Design EX, start of the top module:
module EX (
    input clk,
    input rst_n,
    input en,
    input stage_ID_EX__EX_regwrite,
    input stage_ID_EX__EX_memtoreg,
    input stage_ID_EX__EX_memread,
    input stage_ID_EX__EX_memwrite,
    input stage_ID_EX__EX_alusrc,
    input [1:0] stage_ID_EX__EX_aluop,
    input stage_ID_EX__EX_regdst,
    input stage_ID_EX__EX_sys_en,
    input [31:0]stage_ID_EX__EX_rs_data,
    input [31:0]stage_ID_EX__EX_rt_data,
    input [4:0]stage_ID_EX__EX_rs_id,
    input [4:0]stage_ID_EX__EX_rt_id,
    input [4:0]stage_ID_EX__EX_rd_id,
    input [31:0]stage_ID_EX__EX_sign_ext,
    input [2:0]stage_ID_EX__EX_funct3,
    input sys__EX_done,
    output reg stage_EX_MEM__MEM_regwrite,
    output reg stage_EX_MEM__MEM_memtoreg,
    output reg stage_EX_MEM__MEM_memread,
    output reg stage_EX_MEM__MEM_memwrite,
    output reg [31:0] stage_EX_MEM__MEM_alures,
    output reg [31:0] stage_EX_MEM__MEM_store_data,
    output reg [4:0]  stage_EX_MEM__MEM_rd_id,
    output EX__HDUbr_regwrite,
    output EX__HDU_memread,
    output [4:0] EX__HDU_HDUbr_rd_id,
    output reg  EX_stall_for_sys,
    input  FU__EX_rs_wb,
    input  FU__EX_rs_mem,
    input  FU__EX_rt_wb,
    input  FU__EX_rt_mem,
    input [31:0]  WB__EX_for_help,
    input [31:0]  MEM__EX_for_help
);
Size in the first run: roughly 74 flip-flops, ~280 I/O pins.
clock: 8.66 ns
lec_check: 0
abc_area: 1
cap_margin: 20
core_margin: 2
core_utilization: 40
slew_margin: 20
run.sh (not shown) runs the stock make flow with config.mk's settings and CLKGATE_MAP_FILE=.
Then changed:
Settings changed: ABC_AREA 1 to default, CORE_UTILIZATION 40 to 58, CTS_CLUSTER_DIAMETER from default to 44, TNS_END_PERCENT from default to 5.
Clock period 8.66 ns to 2.86 ns, I/O delays scaled along.
What happened:
- Now the flow died in 5_1_grt on GRT-0116
- area after synthesis went up by 0.71%
- die area went down by 30%
- synthesized cell count went down by 24%
Then changed:
Settings changed: CORE_UTILIZATION 58 to 66, CTS_CLUSTER_DIAMETER 44 to default, TNS_END_PERCENT 5 to default.
Clock period 2.86 ns to 4.21 ns, I/O delays scaled along.
What happened: The changed run ended with an error in 4_1_cts; die size falls by roughly a tenth; synthesized cell count does not change; area after synthesis is unchanged.
Then changed:
Settings changed: ABC_AREA from default to 1, CORE_UTILIZATION 66 to 72, CTS_CLUSTER_DIAMETER from default to 371, CTS_CLUSTER_SIZE from default to 100, TNS_END_PERCENT from default to 20.
Clock period 4.21 ns to 4.47 ns, I/O delays scaled along.
This time the run stopped in 3_3_place_gp with GPL-0301.
Die area came out lower by 8.7%.
Synthesized cell count rose by 32%.
Area after synthesis decreases by 0.70%.
Then changed:
Settings changed: ABC_AREA 1 to default, CORE_ASPECT_RATIO from default to 0.5, CTS_CLUSTER_DIAMETER 371 to 287, SETUP_SLACK_MARGIN from default to 1.95, TNS_END_PERCENT 20 to default.
Clock period 4.47 ns to 6.58 ns, I/O delays scaled along.
After rerunning:
- The new run failed in 4_1_cts with DPL-0038
- synthesized area came out higher by 0.71%
- die area came out higher by 1.0%
- synthesized cell count came out lower by 24%

* * *

EX again, from the RTL that the note above started with.
// EX
module EX (
    input clk,
    input rst_n,
    input en,
    input stage_ID_EX__EX_regwrite,
    input stage_ID_EX__EX_memtoreg,
    input stage_ID_EX__EX_memread,
    input stage_ID_EX__EX_memwrite,
    input stage_ID_EX__EX_alusrc,
    input [1:0] stage_ID_EX__EX_aluop,
    input stage_ID_EX__EX_regdst,
    input stage_ID_EX__EX_sys_en,
    input [31:0]stage_ID_EX__EX_rs_data,
    input [31:0]stage_ID_EX__EX_rt_data,
    input [4:0]stage_ID_EX__EX_rs_id,
    input [4:0]stage_ID_EX__EX_rt_id,
    input [4:0]stage_ID_EX__EX_rd_id,
    input [31:0]stage_ID_EX__EX_sign_ext,
    input [2:0]stage_ID_EX__EX_funct3,
    input sys__EX_done,
    output reg stage_EX_MEM__MEM_regwrite,
    output reg stage_EX_MEM__MEM_memtoreg,
    output reg stage_EX_MEM__MEM_memread,
    output reg stage_EX_MEM__MEM_memwrite,
    output reg [31:0] stage_EX_MEM__MEM_alures,
    output reg [31:0] stage_EX_MEM__MEM_store_data,
    output reg [4:0]  stage_EX_MEM__MEM_rd_id,
    output EX__HDUbr_regwrite,
    output EX__HDU_memread,
    output [4:0] EX__HDU_HDUbr_rd_id,
    output reg  EX_stall_for_sys,
    input  FU__EX_rs_wb,
    input  FU__EX_rs_mem,
    input  FU__EX_rt_wb,
    input  FU__EX_rt_mem,
    input [31:0]  WB__EX_for_help,
    input [31:0]  MEM__EX_for_help
);
Settings: LEC_CHECK=0, ABC_AREA=0, CAP_MARGIN=10, CELL_PAD_IN_SITES_DETAIL_PLACEMENT=2, CELL_PAD_IN_SITES_GLOBAL_PLACEMENT=3, CORE_MARGIN=9, CORE_UTILIZATION=40, GPL_TIMING_DRIVEN=0, PLACE_DENSITY_LB_ADDON=0.13, SLEW_MARGIN=20; clock period 3.22 ns.
The first run never finished: it broke off in global placement.
Rerun with:
ABC_AREA = default   (was 0)
CAP_MARGIN = 20   (was 10)
CELL_PAD_IN_SITES_DETAIL_PLACEMENT = default   (was 2)
CELL_PAD_IN_SITES_GLOBAL_PLACEMENT = default   (was 3)
CORE_MARGIN = 2   (was 9)
GPL_TIMING_DRIVEN = default   (was 0)
PLACE_DENSITY_LB_ADDON = default   (was 0.13)
clock period = 5.2 ns   (was 3.22 ns; I/O delays follow)
This time the run completed without violations.
Area after synthesis does not change.
Die size came out lower by about 14%.
Synthesized cell count does not change.
Rerun with:
ABC_AREA = 1   (was default)
CORE_MARGIN = 5   (was 2)
CTS_CLUSTER_DIAMETER = 270   (was default)
What happened: Critical path depth increases by 5; clock power barely changes; sequential share of layout area increases by 0.24 points; wire length decreases by about 10%; setup slack gets worse by 0.054 ns; power decreases by about 5%.
Rerun with:
CORE_MARGIN = 2   (was 5)
CORE_UTILIZATION = 64   (was 40)
CTS_CLUSTER_DIAMETER = default   (was 270)
CTS_CLUSTER_SIZE = 100   (was default)
clock period = 4.47 ns   (was 5.2 ns; I/O delays follow)
What happened: The new run ended with an error in global routing, error GRT-0232. Synthesized area is unchanged. Synthesized cell count is unchanged. Die size went down by 41%.
Rerun with:
ABC_AREA = default   (was 1)
CORE_UTILIZATION = 60   (was 64)
CTS_CLUSTER_DIAMETER = 315   (was default)
CTS_CLUSTER_SIZE = default   (was 100)
PLACE_DENSITY = 0.37   (was default)
clock period = 6.81 ns   (was 4.47 ns; I/O delays follow)
The new run went through all stages and came out clean.
Die size went up by 7.2%.
Area after synthesis went up by 0.71%.
Synthesized cell count went down by 24%.
Rerun with:
ABC_AREA = 1   (was default)
CELL_PAD_IN_SITES_DETAIL_PLACEMENT = 0   (was default)
CORE_UTILIZATION = 40   (was 60)
CTS_CLUSTER_DIAMETER = default   (was 315)
GPL_TIMING_DRIVEN = 0   (was default)
HOLD_SLACK_MARGIN = 0.13   (was default)
PLACE_DENSITY = default   (was 0.37)
clock period = 8.66 ns   (was 6.81 ns; I/O delays follow)
After rerunning:
- count of clock-buffer cells in the layout came out lower by 1
- utilization came out lower by 25 points
- wire length goes up by 16%
- non-clock buffer count came out higher by 42
- cell area went up by 1.3%
- clock power falls by 15%
- worst hold slack got worse by 0.018 ns
- setup slack is better by 1.4 ns
Power figures rest on the tool's default switching activity, not on a simulated workload.
